job 7368:
## top
module top(
    input wire                  clk_i,           
    input wire                  rstn_i,          
    input wire                  start_i,         
    input wire signed   [31:0]  vector_x_i,      
    input wire signed   [31:0]  quant_w_i,       
    output wire                 done_o,          
    output wire signed  [31:0]  dout_o           
);
wire quantize_done;                        
wire dequantize_done;                      
wire signed [7:0]   quantized_data;          
wire signed [31:0]  mac_out [3:0];           
reg signed  [31:0]  mac_o [3:0];             
wire valid;                                
wire mac_done;                             
wire [3:0] mac_done_w;                     
assign mac_done = mac_done_w[0];
reg q_valid;                               
reg [31:0] q_in;                           
Quantize #(
    .WIDTH_INPUT(32), 
    .WIDTH_OUTPUT(8),
    .NUM_CALCULATE(8),                     
    .SCALIING_FACTOR(2408),                
    .QUANTIZE_BIT(8) 
) quantize_inst (
    .clk_i(clk_i),                         
    .rstn_i(rstn_i),                       
    .i_q_en(start_i),                      
    .din_i(vector_x_i),                    
    .o_qout(quantized_data),               
    .o_qvalid(valid),                      
    .done_o(quantize_done)                 
);
genvar i;
generate 
    for (i = 0; i < 4; i = i + 1) begin : mac_gen
        MAC mymac(
            .clk_i(clk_i),                 
            .rstn_i(rstn_i),               
            .dsp_enable_i(valid),          
            .dsp_valid_i(quantize_done),   
            .dsp_input_i(quantized_data),  
            .dsp_weight_i(quant_w_i[32-1-8*i:32-8*(i+1)]),  
            .done_o(mac_done_w[i]),        
            .dsp_output_o(mac_out[i])      
        );
        always @(posedge clk_i or negedge rstn_i) begin
            if (!rstn_i) begin
                mac_o[i] <= 0;             
            end else if (mac_done) begin
                mac_o[i] <= mac_out[i];    
            end
        end
    end
endgenerate
Dequantize #(
    .WIDTH_INPUT(32),                      
    .WIDTH_OUTPUT(32), 
    .SCALIING_FACTOR_X(2408), 
    .SCALIING_FACTOR_Y(134),
    .NUM_COUNTER_BIT(3),                   
    .NUM_CALCULATE(4) 
) dequantize_inst (
    .clk_i(clk_i),                         
  ...
Size in the first run: ~430 flip-flops, ~100 I/O pins.
clock: 5.78 ns
lec_check: 0
cap_margin: 20
core_aspect_ratio: 1.42
core_margin: 2
core_utilization: 72
cts_cluster_size: 10
place_density: 0.36
setup_slack_margin: 1.38
slew_margin: 20
run.sh (not shown) runs the stock make flow with config.mk's settings and CLKGATE_MAP_FILE=.
The log for job 7368 ends in clock tree synthesis (4_1_cts) with error DPL-0038, so the run never completed.
Setup changes, job 7368 to job 4647
- removing PLACE_DENSITY (formerly 0.36)
- removing CTS_CLUSTER_SIZE (formerly 10)
- removing SETUP_SLACK_MARGIN (formerly 1.38)
- setting ABC_AREA to 1 for the first time
- setting HOLD_SLACK_MARGIN to -0.1 for the first time
- removing CORE_ASPECT_RATIO (formerly 1.42)
- changing the clock period (ns, I/O delays scaled along) from 5.78 to 18.3
--- outcome ---
Looking only at sequential-to-total area share from yosys stat, and setting everything else aside, the higher value of job 7368 and job 4647 goes to job 7368.
Job 4647 had finished all stages when the layout checks came back failing, citing setup timing.
Cell count after placement was higher in job 4647 than in job 7368.
Xor/xnor share of the synthesized area: higher on job 7368
As far as synthesized flop and latch total goes, job 4647 and job 7368 are indistinguishable; the numbers are identical.
When the final numbers for job 7368 and job 4647 were put side by side, the horizontal die dimension turned out to be smaller in job 7368.
diff inputs: job 4647 => job 3360
- HOLD_SLACK_MARGIN no longer set, was -0.1
- CORE_UTILIZATION now 66, was 72
- CTS_CLUSTER_DIAMETER now 256, previously not set
- the clock period (ns, I/O delays scaled along) now 6.96, was 18.3
==> comparison <==
In the summary table, job 3360 is marked failed, with error GRT-0232 raised in global routing (5_1_grt). Taking job 4647 as the reference, in job 3360 XOR/XNOR share of the synthesized area roughly the same; half-perimeter wire length of the detailed placement result higher; number of buffer cells added on primary ports roughly the same; minimum setup slack after placement lower; instance area at placement higher. Compared with job 4647, job 3360 shows a lower effective utilization at floorplan. Reported for job 3360 and job 4647, synthesized instance count turned out identical to the last digit. Where core footprint is concerned, job 4647 is better than job 3360. Total of cells resized after clock tree synthesis (higher): job 3360. Job 3360 reports a higher number of instances in the placed design than job 4647 does.
Edits applied to the flow inputs when going from job 3360 to job 6825:
- ABC_AREA: 1 -> unset
- CORE_UTILIZATION: 66 -> 27
- CTS_CLUSTER_DIAMETER: 256 -> unset
- the clock period (ns, I/O delays scaled along): 6.96 -> 31.4
==> results <==
Row total die size: job 6825 higher / job 3360 lower. The flow did not stop early for job 6825: all stages ran, and the layout cleared the timing, DRC and antenna checks. The higher width of the die of job 6825 and job 3360 is in job 6825. Relative to job 3360, chip area in the Yosys report decreased by about 1.8% in job 6825. Re worst-case setup slack after placement: job 6825 and job 3360 aren't equal, and the lower value belongs to job 3360. Comparing job 6825 and job 3360, the lower cell count after synthesis is on job 6825.

* * *

Starting RTL as in the previous note.
clock: 44.9 ns
lec_check: 0
cap_margin: 20
cell_pad_in_sites_detail_placement: 1
core_aspect_ratio: 1.55
core_margin: 5
core_utilization: 47
cts_cluster_diameter: 195
gpl_routability_driven: 1
gpl_timing_driven: 0
hold_slack_margin: 0.14
min_routing_layer: met2
place_density_lb_addon: 0.02
slew_margin: 20
Then changed:
- GPL_ROUTABILITY_DRIVEN: 1 -> 0
- HOLD_SLACK_MARGIN: 0.14 -> not set
- MIN_ROUTING_LAYER: met2 -> not set
Clock skew stays flat. Core utilization hardly moves. Sequential share of layout area stays flat. Final area hardly moves. Setup slack gets better by 1100 ps. Wire length came out lower by a few percent. Global-route usage went down by 13 points. Clock-buffer cell count came out lower by 2.

* * *

top again, from the RTL that the note above started with.
Design top, start of the top module:
module top(
    input wire                  clk_i,           
    input wire                  rstn_i,          
    input wire                  start_i,         
    input wire signed   [31:0]  vector_x_i,      
    input wire signed   [31:0]  quant_w_i,       
    output wire                 done_o,          
    output wire signed  [31:0]  dout_o           
);
clock: 33.0 ns
lec_check: 0
abc_area: 1
cap_margin: 30
cell_pad_in_sites_detail_placement: 0
cell_pad_in_sites_global_placement: 3
core_aspect_ratio: 0.93
core_margin: 2
core_utilization: 40
cts_cluster_diameter: 234
gpl_routability_driven: 0
gpl_timing_driven: 0
hold_slack_margin: -0.05
place_density_lb_addon: 0.12
setup_slack_margin: 3.97
slew_margin: 30
tns_end_percent: 10
The starting point completed without violations.
Edit:
- ABC_AREA: 1 -> default
- CAP_MARGIN: 30 -> 20
- CELL_PAD_IN_SITES_DETAIL_PLACEMENT: 0 -> default
- CELL_PAD_IN_SITES_GLOBAL_PLACEMENT: 3 -> default
- CORE_ASPECT_RATIO: 0.93 -> default
- CORE_UTILIZATION: 40 -> 65
- CTS_CLUSTER_DIAMETER: 234 -> default
- GPL_ROUTABILITY_DRIVEN: 0 -> default
- GPL_TIMING_DRIVEN: 0 -> default
- HOLD_SLACK_MARGIN: -0.05 -> default
- PLACE_DENSITY_LB_ADDON: 0.12 -> default
- SETUP_SLACK_MARGIN: 3.97 -> default
- SLEW_MARGIN: 30 -> 20
- TNS_END_PERCENT: 10 -> default
- clock period: 33.0 -> 27.1 ns (I/O delays scaled with it)
=> The new run produced a clean layout; via count came out lower by a few percent; area after synthesis came out lower slightly; utilization came out higher by 28 points; cell count came out lower by about a fifth; routed wire length came out lower by about a fifth; count of clock-buffer cells in the layout came out lower by 4; worst setup slack got worse by 4900 ps; non-clock buffer count came out higher by 57; register-to-register slack got worse by 5400 ps.
Edit:
- CORE_UTILIZATION: 65 -> 8
- clock period: 27.1 -> 39.3 ns (I/O delays scaled with it)
The new run completed with no timing, DRC or antenna violations; via count shrinks by 1.3%; area after synthesis is unchanged; cell area grows by 13%; hold slack gains 20 ps; wire length grows by 16%; count of clock-buffer cells in the layout shrinks by 7; global-route usage shrinks by 24 points; die area grows to 8.0 times its value.
Edit:
- CORE_UTILIZATION: 8 -> 65
- clock period: 39.3 -> 22.0 ns (I/O delays scaled with it)
The new run produced a layout that fails on negative setup slack.
Synthesized area stays the same.
Worst hold slack is worse by 60 ps.
Core utilization goes up by 73 points.
Clock-buffer cell count came out higher by 8.
Wire length came out higher by 0.61%.

* * *

Starting RTL as in the previous note.
export LEC_CHECK = 0
export ABC_AREA = 1
export CAP_MARGIN = 20
export CORE_MARGIN = 2
export CORE_UTILIZATION = 72
export HOLD_SLACK_MARGIN = -0.07
export MAX_ROUTING_LAYER = met4
export PLACE_DENSITY = 0.35
export SLEW_MARGIN = 20
export TNS_END_PERCENT = 40
create_clock -name core_clock -period 17.8 [get_ports {clk_i}]
The starting point produced a layout that fails on antenna rules, setup timing.
Change:
- CTS_CLUSTER_DIAMETER: unset -> 373
- PLACE_DENSITY: 0.35 -> unset
=>
- The changed run completed and failed the layout checks on antenna rules, setup timing
- worst setup slack stays the same
- area after synthesis does not change
- wire length stays the same
- maximum frequency is unchanged
- non-clock buffer count is unchanged
- sequential share of layout area does not change
- cell area stays the same
- critical path depth stays the same
Change:
- ABC_AREA: 1 -> unset
- CORE_UTILIZATION: 72 -> 40
- CTS_CLUSTER_DIAMETER: 373 -> unset
- HOLD_SLACK_MARGIN: -0.07 -> unset
- MAX_ROUTING_LAYER: met4 -> unset
- TNS_END_PERCENT: 40 -> unset
- clock period: 17.8 -> 31.4 ns (I/O delays scaled with it)
Now the flow went through all stages and came out clean. Wire length is lower by about a fifth. Die size grows by well over a third. Worst hold slack gets worse by 76 ps. Cell area fell by roughly a tenth. Utilization fell by 45 points. Worst setup slack improves by 4600 ps.
Change:
- SETUP_SLACK_MARGIN: unset -> 4.34
Routed wire length climbs by a few percent. Final area climbs by a little under a tenth. Setup slack gains 3000 ps. Clock-buffer cell count stays the same. Die size does not change. Utilization goes up by 3.2 points. Sequential share of layout area fell by 1.5 points. Critical path depth increases by 7.
Change:
- ABC_AREA: unset -> 1
- CORE_UTILIZATION: 40 -> 71
- SETUP_SLACK_MARGIN: 4.34 -> unset
- clock period: 31.4 -> 22.3 ns (I/O delays scaled with it)
Effect: The changed run finished clean. Utilization went up by 33 points. Global-route usage rose by 14 points. Design area fell by 2.7%. Die area falls by 42%. Non-clock buffer count came out lower by 41. Via count went up by 6.6%. Register-to-register slack loses 9100 ps.
Change:
- CORE_UTILIZATION: 71 -> 72
- CTS_CLUSTER_DIAMETER: unset -> 358
- clock period: 22.3 -> 18.3 ns (I/O delays scaled with it)
Outcome:
- The new run produced a layout that fails on setup timing
- final area rose by 11%
- global-route usage came out higher by 6.1 points
- synthesized cell count is unchanged
- routed wire length is higher by 38%
- sequential share of layout area drops by 2.0 points
- clock skew goes down by 17 ps
- setup slack degrades by 4600 ps
- first-iteration DRC count came out higher by 93%
- non-clock buffer count grows by 477

* * *

The RTL this note starts from:
==> flow/design.v <==
`timescale 1ns / 1ps
module xbip_dsp48_macro_0 (
    input wire                 CLK,
    input wire                 CE,
    input wire signed  [7:0]   A,
    input wire signed  [7:0]   B,
    input wire signed  [30:0]  C,
    output wire signed [31:0]  P
);
assign P = A * B + C;
endmodule
`timescale 1ns / 1ps
module MAC(
    input wire rstn_i,
    input wire clk_i,
    input wire dsp_enable_i,
    input wire dsp_valid_i,
    input wire signed [7:0] dsp_input_i,
    input wire signed [7:0] dsp_weight_i,
    output wire valid_o_d,
    output reg done_o,
    output wire signed [31:0] dsp_output_o
);
reg signed [30:0] partial_sum;     
reg signed [31:0] dsp_output;
wire signed [31:0] dsp_temp;
wire dsp_valid_o;
reg [1:0] dsp_valid_delay;
assign dsp_output_o = dsp_output;
assign dsp_valid_o = dsp_valid_delay[0];
assign valid_o_d = dsp_valid_delay[1];
always @(posedge clk_i or negedge rstn_i) begin
    if (!rstn_i) begin
        partial_sum <= 0;
    end else if (valid_o_d) begin
        partial_sum <= 0;
    end else begin
        partial_sum <= $signed ({dsp_temp[31],dsp_temp[29:0]});
    end 
end
always @(posedge clk_i or negedge rstn_i) begin
    if (!rstn_i) begin
        dsp_valid_delay <=0;
    end
    else begin
        dsp_valid_delay[0] <= dsp_valid_i;
        dsp_valid_delay[1] <= dsp_valid_delay[0];
    end
end
always @(posedge clk_i or negedge rstn_i) begin    
    if(!rstn_i) begin
        dsp_output <= 0;
        done_o <= 0;
    end
    else if (dsp_valid_o) begin
        dsp_output <= dsp_temp;
        done_o <= 1;
    end
    else begin
        dsp_output <=0;
        done_o <= 0;
    end
end 
xbip_dsp48_macro_0 DSP_for_MAC (
    .CLK(clk_i),              
    .CE(dsp_enable_i),        
    .A(dsp_input_i),          
    .B(dsp_weight_i),         
    .C(partial_sum),          
    .P(dsp_temp)              
);
endmodule
module Quantize
#(
    parameter WIDTH_INPUT       = 32, 
    parameter WIDTH_OUTPUT      = 8,
    parameter NUM_CALCULATE     = 8,
    parameter SCALIING_FACTOR   = 2408, 
    parameter QUANTIZE_BIT      = 8
)
(
    input wire                              clk_i,           
    input wire                              rstn_i,          
    input wire                              i_q_en,          
    input wire signed   [WIDTH_INPUT-1:0]   din_i,           
    output wire signed  [WIDTH_OUTPUT-1:0]  o_qout,          
    output wire                             o_qvalid,        
    output wire                             done_o           
);
    localparam LOCAL_COUNTER = $clog2(NUM_CALCULATE);  
    reg         [LOCAL_COUNTER-1:0] rCnt;                
    reg signed  [WIDTH_INPUT-1:0]   rScaled;             
    reg signed  [WIDTH_OUTPUT-1:0]  rClipped;            
    reg     rEn_delay;                                   
    reg     q_valid;                                     
    reg     q_done;                                      
    always @(posedge clk_i) begin
        if (!rstn_i) begin
            rEn_delay <= 0;                        
        end else begin
            rEn_delay <= i_q_en;                   
        end
    end
    always @(posedge clk_i or negedge rstn_i) begin
        if (!rstn_i) begin
            rScaled <= 0;                           
        end else if(din_i >= 0) begin
            rScaled <= (din_i + SCALIING_FACTOR / 2) / SCALIING_FACTOR;  
        end else begin
            rScaled <= (din_i - SCALIING_FACTOR / 2) / SCALIING_FACTOR;  
        end
    end
    always @(posedge clk_i) begin
        if (!rstn_i) begin
            q_valid <= 0;                          
            q_done  <= 0;                          
        end else if (rEn_delay) begin
            q_valid <= 1;                          
        end else if (rCnt == NUM_CALCULATE-2) begin
            q_done  <= 1;                           
        end else if (rCnt == NUM_CALCULATE-1) begin
            q_done  <= 0;                           
            q_valid <= 0;                          
        end
    end
    always @(posedge clk_i) begin
        if (!rstn_i) begin
            rCnt    <= 0;                              
        end else if(q_valid) begin
            rCnt <= rCnt + 1;                       
        end else begin
            rCnt <= 0;                              
        end
    end
    always @(posedge clk_i or negedge rstn_i) begin
        if (!rstn_i) begin
            rClipped <= 0;                          
        end else if (q_valid | rEn_delay) begin
            case(rScaled[QUANTIZE_BIT:QUANTIZE_BIT-1])
                2'b01:  begin
                    rClipped <= {(QUANTIZE_BIT-1){1'b1}};  
                end
                2'b10:  begin
                    rClipped <= {1'b1,{(QUANTIZE_BIT-1){1'b0}}};  
                end
                default:    begin
                    rClipped <= rScaled[QUANTIZE_BIT-1:0];  
                end
            endcase
        end else begin
            rClipped <= 0;                          
        end
    end    
    assign o_qvalid = q_valid;                     
    assign done_o   = q_done;                        
    assign o_qout   = rClipped;                      
endmodule
module Dequantize
#(
    parameter WIDTH_INPUT       = 32,
    parameter WIDTH_OUTPUT      = 32,
    parameter SCALIING_FACTOR_X = 2408,   
    parameter SCALIING_FACTOR_Y = 134,    
    parameter NUM_COUNTER_BIT   = 3,
    parameter NUM_CALCULATE     = 4
)
(
    input wire  clk_i,                               
    input wire  rstn_i,                              
    input wire signed   [WIDTH_INPUT-1:0]   din_i,   
    input wire  valid_i,                             
    output wire valid_o,                             
    output wire done_o,                              
    output wire signed  [WIDTH_OUTPUT-1:0]  dout_o   
);
    reg         [NUM_COUNTER_BIT-1:0]   rCnt;            
    reg signed  [WIDTH_OUTPUT-1:0]      rScaled;         
    reg         q_done;                                  
    reg [1:0]   valid_delay;                             
    always @(posedge clk_i or negedge rstn_i) begin
        if (!rstn_i) begin
            rScaled <= 0;
        end else begin
            rScaled <= din_i * SCALIING_FACTOR_X * SCALIING_FACTOR_Y; 
        end
    end
    always @(posedge clk_i or negedge rstn_i) begin
        if (!rstn_i) begin
            q_done <= 0;
        end else if (rCnt == NUM_CALCULATE-2) begin
            q_done <= 1;
        end else if (rCnt == NUM_CALCULATE-1) begin
            q_done <= 0;
        end
    end
    always @(posedge clk_i or negedge rstn_i) begin
        if (!rstn_i) begin
            rCnt <= 0;
        end else if (valid_o) begin
            rCnt <= rCnt + 1;
        end else begin
            rCnt <= 0;
        end
    end
    always @(posedge clk_i or negedge rstn_i) begin
        if (!rstn_i) begin
            valid_delay <= 0;
        end else begin
            valid_delay[0] <= valid_i;
            valid_delay[1] <= valid_delay[0];
        end
    end
    assign done_o = q_done;
    assign valid_o = valid_delay[1];
    assign dout_o = rScaled;
endmodule
module top(
    input wire                  clk_i,           
    input wire                  rstn_i,          
    input wire                  start_i,         
    input wire signed   [31:0]  vector_x_i,      
    input wire signed   [31:0]  quant_w_i,       
    output wire                 done_o,          
    output wire signed  [31:0]  dout_o           
);
wire quantize_done;                        
wire dequantize_done;                      
wire signed [7:0]   quantized_data;          
wire signed [31:0]  mac_out [3:0];           
reg signed  [31:0]  mac_o [3:0];             
wire valid;                                
wire mac_done;                             
wire [3:0] mac_done_w;                     
assign mac_done = mac_done_w[0];
reg q_valid;                               
reg [31:0] q_in;                           
Quantize #(
    .WIDTH_INPUT(32), 
    .WIDTH_OUTPUT(8),
    .NUM_CALCULATE(8),                     
    .SCALIING_FACTOR(2408),                
    .QUANTIZE_BIT(8) 
) quantize_inst (
    .clk_i(clk_i),                         
    .rstn_i(rstn_i),                       
    .i_q_en(start_i),                      
    .din_i(vector_x_i),                    
    .o_qout(quantized_data),               
    .o_qvalid(valid),                      
    .done_o(quantize_done)                 
);
genvar i;
generate 
    for (i = 0; i < 4; i = i + 1) begin : mac_gen
        MAC mymac(
            .clk_i(clk_i),                 
            .rstn_i(rstn_i),               
            .dsp_enable_i(valid),          
            .dsp_valid_i(quantize_done),   
            .dsp_input_i(quantized_data),  
            .dsp_weight_i(quant_w_i[32-1-8*i:32-8*(i+1)]),  
            .done_o(mac_done_w[i]),        
            .dsp_output_o(mac_out[i])      
        );
        always @(posedge clk_i or negedge rstn_i) begin
            if (!rstn_i) begin
                mac_o[i] <= 0;             
            end else if (mac_done) begin
                mac_o[i] <= mac_out[i];    
            end
        end
    end
endgenerate
Dequantize #(
    .WIDTH_INPUT(32),                      
    .WIDTH_OUTPUT(32), 
    .SCALIING_FACTOR_X(2408), 
    .SCALIING_FACTOR_Y(134),
    .NUM_COUNTER_BIT(3),                   
    .NUM_CALCULATE(4) 
) dequantize_inst (
    .clk_i(clk_i),                         
    .rstn_i(rstn_i),                       
    .din_i(q_in),                          
    .valid_i(q_valid),                     
    .done_o(dequantize_done),              
    .dout_o(dout_o)                        
);
reg [1:0] qCnt;                            
always @(posedge clk_i or negedge rstn_i) begin
    if (!rstn_i) begin
        qCnt <= 0;                         
    end else if (q_valid) begin
        qCnt <= qCnt + 1;                  
    end
end
always @(posedge clk_i or negedge rstn_i) begin
    if (!rstn_i) begin
        q_valid <= 0;                      
    end else if (mac_done) begin
        q_valid <= 1;                      
    end else if (qCnt == 3) begin
        q_valid <= 0;                      
    end
end
always @(posedge clk_i or negedge rstn_i) begin
    if (!rstn_i) begin
        q_in <= 0;                         
    end else if (q_valid) begin
        q_in <= mac_o[qCnt];               
    end else begin
        q_in <= 0;                         
    end
end
assign done_o = dequantize_done ? 1 : 0;   
endmodule
Settings: LEC_CHECK=0, CAP_MARGIN=20, CORE_MARGIN=2, CORE_UTILIZATION=40, CTS_CLUSTER_SIZE=11, SLEW_MARGIN=20, TNS_END_PERCENT=30; clock period 33.0 ns.
The first run ran to the end with no violations.
Rerun with:
--- a/flow/config.mk
+++ b/flow/config.mk
@@ -7,7 +7,9 @@
 export LEC_CHECK = 0
 export CAP_MARGIN = 20
-export CORE_MARGIN = 2
+export CORE_ASPECT_RATIO = 1.8
+export CORE_MARGIN = 10
 export CORE_UTILIZATION = 40
-export CTS_CLUSTER_SIZE = 11
+export GPL_ROUTABILITY_DRIVEN = 0
+export GPL_TIMING_DRIVEN = 0
+export MIN_ROUTING_LAYER = met2
 export SLEW_MARGIN = 20
-export TNS_END_PERCENT = 30
The new run passed the timing, DRC and antenna checks.
Cell area went up by 1.8%.
Clock-buffer cell count went down by 7.
Die area went up by 10%.
Worst setup slack is worse by 0.59 ns.
Clock skew went up by 0.016 ns.
First-iteration DRC count went up to 4.8 times its value.
Critical path depth went up by 7.
Worst hold slack is better by 0.0082 ns.
Cell count went up by 2.9%.
Rerun with:
--- a/flow/config.mk
+++ b/flow/config.mk
@@ -7,9 +7,9 @@
 export LEC_CHECK = 0
 export CAP_MARGIN = 20
-export CORE_ASPECT_RATIO = 1.8
-export CORE_MARGIN = 10
+export CELL_PAD_IN_SITES_DETAIL_PLACEMENT = 1
+export CORE_ASPECT_RATIO = 0.93
+export CORE_MARGIN = 2
 export CORE_UTILIZATION = 40
 export GPL_ROUTABILITY_DRIVEN = 0
-export GPL_TIMING_DRIVEN = 0
-export MIN_ROUTING_LAYER = met2
 export SLEW_MARGIN = 20
+export TNS_END_PERCENT = 10
First-iteration DRC count is lower by about 80%; routed wire length is lower by 11%; final cell count is lower by 2.4%; maximum frequency is higher by 2.0%; non-clock buffer count is lower by 136; core utilization is lower by 0.66 points; design area is lower by about 1.8%.
